==> 03-12 <==
==> flow/design.v <==
module axi_stream_insert_header #(
    parameter DATA_WD = 32,
    parameter DATA_BYTE_WD = DATA_WD / 8,
    parameter BYTE_CNT_WD = $clog2(DATA_BYTE_WD)
) (
    input clk,
    input rst_n,
    input valid_in,
    input [DATA_WD-1 : 0] data_in,
    input [DATA_BYTE_WD-1 : 0] keep_in,
    input last_in,
    output ready_in,
    output valid_out,
    output [DATA_WD-1 : 0] data_out,
    output [DATA_BYTE_WD-1 : 0] keep_out,
    output last_out,
    input ready_out,
    input valid_insert,
    input [DATA_WD-1 : 0] header_insert,
    input [DATA_BYTE_WD-1 : 0] keep_insert,
    input [BYTE_CNT_WD : 0] byte_insert_cnt,
    output ready_insert
);
function [BYTE_CNT_WD:0]count_1;
    input [DATA_BYTE_WD-1:0] data_in;
    reg [BYTE_CNT_WD:0]cnt,n;
begin
    cnt=0;
    for (n=0;n<DATA_BYTE_WD; n=n+1) begin
        if(data_in[n])
            cnt = cnt+1'b1; 
            count_1 =cnt;
    end
end
endfunction
localparam IDEL = 4'b0001;
localparam HAEDER_INSERT = 4'b0010;
localparam WAIT = 4'b0100;
localparam IN_OUT = 4'b1000;
reg [3:0] current_state;
reg [3:0] next_state;
reg [BYTE_CNT_WD : 0] byte_insert_cnt_temp;
reg [DATA_BYTE_WD-1 : 0] keep_insert_temp;
reg [DATA_WD-1:0] mem [0:4];
reg [1:0] addr_in;
reg [1:0] addr_out;
reg[4:0] cnt_temp;
reg [DATA_BYTE_WD-1 : 0] keepin_last;
wire [BYTE_CNT_WD:0] keepin_last_count;
wire [4:0] out_cnt ;
reg [2*DATA_WD-1 : 0] data_out_reg;
reg [2*DATA_BYTE_WD-1 : 0] keep_out_reg;
reg last_out_reg;
reg [4:0]cnt_out_temp;
    assign keepin_last_count = count_1(keepin_last); 
    assign ready_in = (current_state == HAEDER_INSERT || current_state==IN_OUT)?1'b1:1'b0;
    assign ready_insert = (current_state == IDEL)?1'b1:1'b0;
    assign valid_out = (current_state == IN_OUT)?1'b1:1'b0;
    assign out_cnt = (keepin_last_count+byte_insert_cnt_temp>DATA_BYTE_WD)?cnt_temp+1'b1:cnt_temp; 
    always @(posedge clk or negedge rst_n) begin
        if(!rst_n)begin
            current_state <= IDEL;
        end else begin
            current_state <= next_state;
        end
    end
    always @(*) begin
        next_state = IDEL;
        case (current_state)
            IDEL:begin
                if(valid_insert && ready_insert) 
                    next_state = HAEDER_INSERT;
                else 
                    next_state = IDEL;     
            end
            HAEDER_INSERT:begin
                if(ready_out && addr_in == 2'd3) 
                    next_state = IN_OUT;
                else if(addr_in == 2'd3)
                    next_state = WAIT; 
                else
                    next_state = HAEDER_INSERT;     
            end
            WAIT:begin
                if(valid_in && ready_out) 
                    next_state = IN_OUT;
                else 
                    next_state = WAIT;     
            end
            IN_OUT:begin
                if(last_out) 
                    next_state = IDEL;
                else 
                    next_state = IN_OUT;     
            end
            default: next_state = IDEL;
        endcase    
    end
    always @(posedge clk or negedge rst_n) begin
        if(!rst_n)begin
            byte_insert_cnt_temp <= 'b0;
            keep_insert_temp <= 'b0;
        end else if(valid_insert && ready_insert) begin
            byte_insert_cnt_temp <= byte_insert_cnt; 
            keep_insert_temp <= keep_insert;
        end else begin
            byte_insert_cnt_temp <= byte_insert_cnt_temp;
            keep_insert_temp <= keep_insert_temp;
        end
    end
    integer k;
    always @(posedge clk or negedge rst_n) begin
        if(!rst_n)begin
            addr_in <= 2'd0;
            cnt_temp <= 5'b0;
            keepin_last <= 'b0; 
            for(k=0;k<=4;k=k+1) 
               mem[k] <= 32'b0;        
        end else if(valid_insert && ready_insert && addr_in==2'd0) begin 
            addr_in <= addr_in + 1'b1;
            mem[addr_in] <= header_insert;
            cnt_temp <= 5'b0;
            keepin_last <= 'b0;
        end else if (valid_in && ready_in && last_in) begin 
            addr_in <= addr_in + 1'b1;
            mem[addr_in] <= data_in;
            cnt_temp <= cnt_temp + 1'b1;
            keepin_last <= keep_in;
        end else if (valid_in && ready_in) begin 
            addr_in <= addr_in + 1'b1;
            mem[addr_in] <= data_in;
            cnt_temp <= cnt_temp + 1'b1;
            keepin_last <= keepin_last;
        end else begin
            addr_in <= addr_in;
            cnt_temp <= cnt_temp;
            keepin_last <= keepin_last;
        end
    end
    always @(posedge clk or negedge rst_n) begin
        if(!rst_n)begin
            data_out_reg <= 'b0;
            keep_out_reg <= 'b0;
            last_out_reg <= 1'b0;
            addr_out <= 'b0;
            cnt_out_temp <= 'b0;
        end else if((current_state==HAEDER_INSERT || current_state==WAIT) && next_state == IN_OUT) begin 
            data_out_reg <= {mem[addr_out],mem[addr_out+1]} << (DATA_BYTE_WD - byte_insert_cnt)*8;
            keep_out_reg <= {DATA_BYTE_WD{1'b1}};
            last_out_reg <= 1'b0;
            addr_out <= addr_out + 1'b1;
            cnt_out_temp <= cnt_out_temp+1'b1;
        end else if (valid_out && ready_out) begin
            data_out_reg <= {mem[addr_out],mem[addr_out+1]} << (DATA_BYTE_WD - byte_insert_cnt)*8; 
            addr_out <= addr_out + 1'b1;
            cnt_out_temp <= cnt_out_temp+1'b1;
            if (cnt_out_temp == out_cnt-1'b1) begin
            last_out_reg <= 1'b1;
            keep_out_reg <= {keep_insert_temp,keepin_last} << (DATA_BYTE_WD - byte_insert_cnt);            
            end else begin                                                                                                                                           
            last_out_reg <= 1'b0;
            keep_out_reg <= {DATA_BYTE_WD{1'b1}};               
            end
        end else begin
            data_out_reg <= data_out_reg;
            keep_out_reg <= keep_out_reg;
            last_out_reg <= 1'b0;
            addr_out <= 'b0;
            cnt_out_temp <= 'b0;
        end
    end
    assign data_out = data_out_reg[2*DATA_WD-1:DATA_WD];
    assign keep_out = (out_cnt == cnt_temp)?keep_out_reg[2*DATA_BYTE_WD-1:DATA_BYTE_WD]:keep_out_reg[DATA_BYTE_WD-1:0];
    assign last_out = last_out_reg;
endmodule
==> flow/run.sh <==
#!/bin/bash
# the make line also repeats each setting of config.mk as NAME=value (left out here)
make -C /OpenROAD-flow-scripts/flow DESIGN_CONFIG=/design/flow/config.mk WORK_HOME=/design/flow/orfs CLKGATE_MAP_FILE= finish
==> flow/config.mk <==
export PLATFORM = sky130hd
export DESIGN_NAME = axi_stream_insert_header
export DESIGN_NICKNAME = axi_stream_insert_header
export VERILOG_FILES = /design/flow/design.v
export SDC_FILE = /design/flow/constraint.sdc
export NUM_CORES = 4
export LEC_CHECK = 0
export ABC_AREA = 0
export CAP_MARGIN = 20
export CELL_PAD_IN_SITES_DETAIL_PLACEMENT = 0
export CORE_MARGIN = 2
export CORE_UTILIZATION = 70
export CTS_CLUSTER_DIAMETER = 322
export CTS_CLUSTER_SIZE = 62
export GPL_ROUTABILITY_DRIVEN = 1
export HOLD_SLACK_MARGIN = 0.28
export SETUP_SLACK_MARGIN = 0.58
export SLEW_MARGIN = 20
==> flow/constraint.sdc <==
create_clock -name core_clock -period 2.25 [get_ports {clk}]
set_input_delay 0.4500 -clock core_clock [delete_from_list [all_inputs] [get_ports {clk}]]
set_output_delay 0.4500 -clock core_clock [all_outputs]
set_load 0.01 [all_outputs]
==> 03-18: changes against 03-12 <==
--- a/flow/config.mk
+++ b/flow/config.mk
@@ -10,9 +10,9 @@
 export CELL_PAD_IN_SITES_DETAIL_PLACEMENT = 0
 export CORE_MARGIN = 2
-export CORE_UTILIZATION = 70
-export CTS_CLUSTER_DIAMETER = 322
-export CTS_CLUSTER_SIZE = 62
+export CORE_UTILIZATION = 71
+export CTS_CLUSTER_SIZE = 75
 export GPL_ROUTABILITY_DRIVEN = 1
 export HOLD_SLACK_MARGIN = 0.28
-export SETUP_SLACK_MARGIN = 0.58
+export PLACE_DENSITY = 0.67
+export SETUP_SLACK_MARGIN = -0.32
 export SLEW_MARGIN = 20
==> flow/constraint.sdc (replaced) <==
create_clock -name core_clock -period 3.39 [get_ports {clk}]
set_input_delay 0.6780 -clock core_clock [delete_from_list [all_inputs] [get_ports {clk}]]
set_output_delay 0.6780 -clock core_clock [all_outputs]
set_load 0.01 [all_outputs]
==> 04-14: changes against 03-12 <==
==> flow/config.mk (replaced) <==
export PLATFORM = sky130hd
export DESIGN_NAME = axi_stream_insert_header
export DESIGN_NICKNAME = axi_stream_insert_header
export VERILOG_FILES = /design/flow/design.v
export SDC_FILE = /design/flow/constraint.sdc
export NUM_CORES = 4
export LEC_CHECK = 0
export CAP_MARGIN = 20
export CORE_MARGIN = 2
export CORE_UTILIZATION = 40
export PLACE_DENSITY = 0.6
export SLEW_MARGIN = 20
==> flow/constraint.sdc (replaced) <==
create_clock -name core_clock -period 5.09 [get_ports {clk}]
set_input_delay 1.0180 -clock core_clock [delete_from_list [all_inputs] [get_ports {clk}]]
set_output_delay 1.0180 -clock core_clock [all_outputs]
set_load 0.01 [all_outputs]
==> results <==
Fraction of standard cell area that is sequential: 04-14 36.5%; 03-12 -; 03-18 35.5%
Summed negative setup slack over all endpoints: 04-14 0 ps; 03-12 -; 03-18 -8190 ps
Row Count: 04-14 61; 03-12 46; 03-18 46
Minimum setup slack after placement: 04-14 564 ps; 03-12 -1470 ps; 03-18 -582 ps
Violation count after the first detailed-route iteration: 04-14 1376; 03-12 -; 03-18 3033
Vias per cell: 04-14 5.96; 03-12 -; 03-18 7.71
Layout fillers: 04-14 2711; 03-12 -; 03-18 724
Post-Layout Cell Count: 04-14 1730; 03-12 -; 03-18 1623
Number of H-tree levels: 04-14 4; 03-12 -; 03-18 4
Outcome: 04-14 finished clean; 03-12 did not finish; 03-18 finished with violations
Failing step: 04-14 -; 03-12 clock tree synthesis (4_1_cts); 03-18 -
Reasons for failing layout checks: 04-14 -; 03-12 -; 03-18 setup timing
R2R Setup Slk: 04-14 1420 ps; 03-12 -; 03-18 -610 ps
HPWL after DPL: 04-14 25.7 mm; 03-12 33.3 mm; 03-18 26.2 mm
Global router's overall resource usage: 04-14 24.6%; 03-12 -; 03-18 50.5%
Number of inserted diodes: 04-14 0; 03-12 -; 03-18 1
Number of maximum-capacitance constraint violations: 04-14 0; 03-12 -; 03-18 0
Post-CTS Hold Buffers: 04-14 0; 03-12 -; 03-18 0
Core outline area: 04-14 27900 um^2; 03-12 15900 um^2; 03-18 15800 um^2
Final max-slew violation count: 04-14 0; 03-12 -; 03-18 0
Chip footprint: 04-14 29900 um^2; 03-12 17300 um^2; 03-18 17100 um^2
Logic cell area: 04-14 5940 um^2; 03-12 -; 03-18 6000 um^2
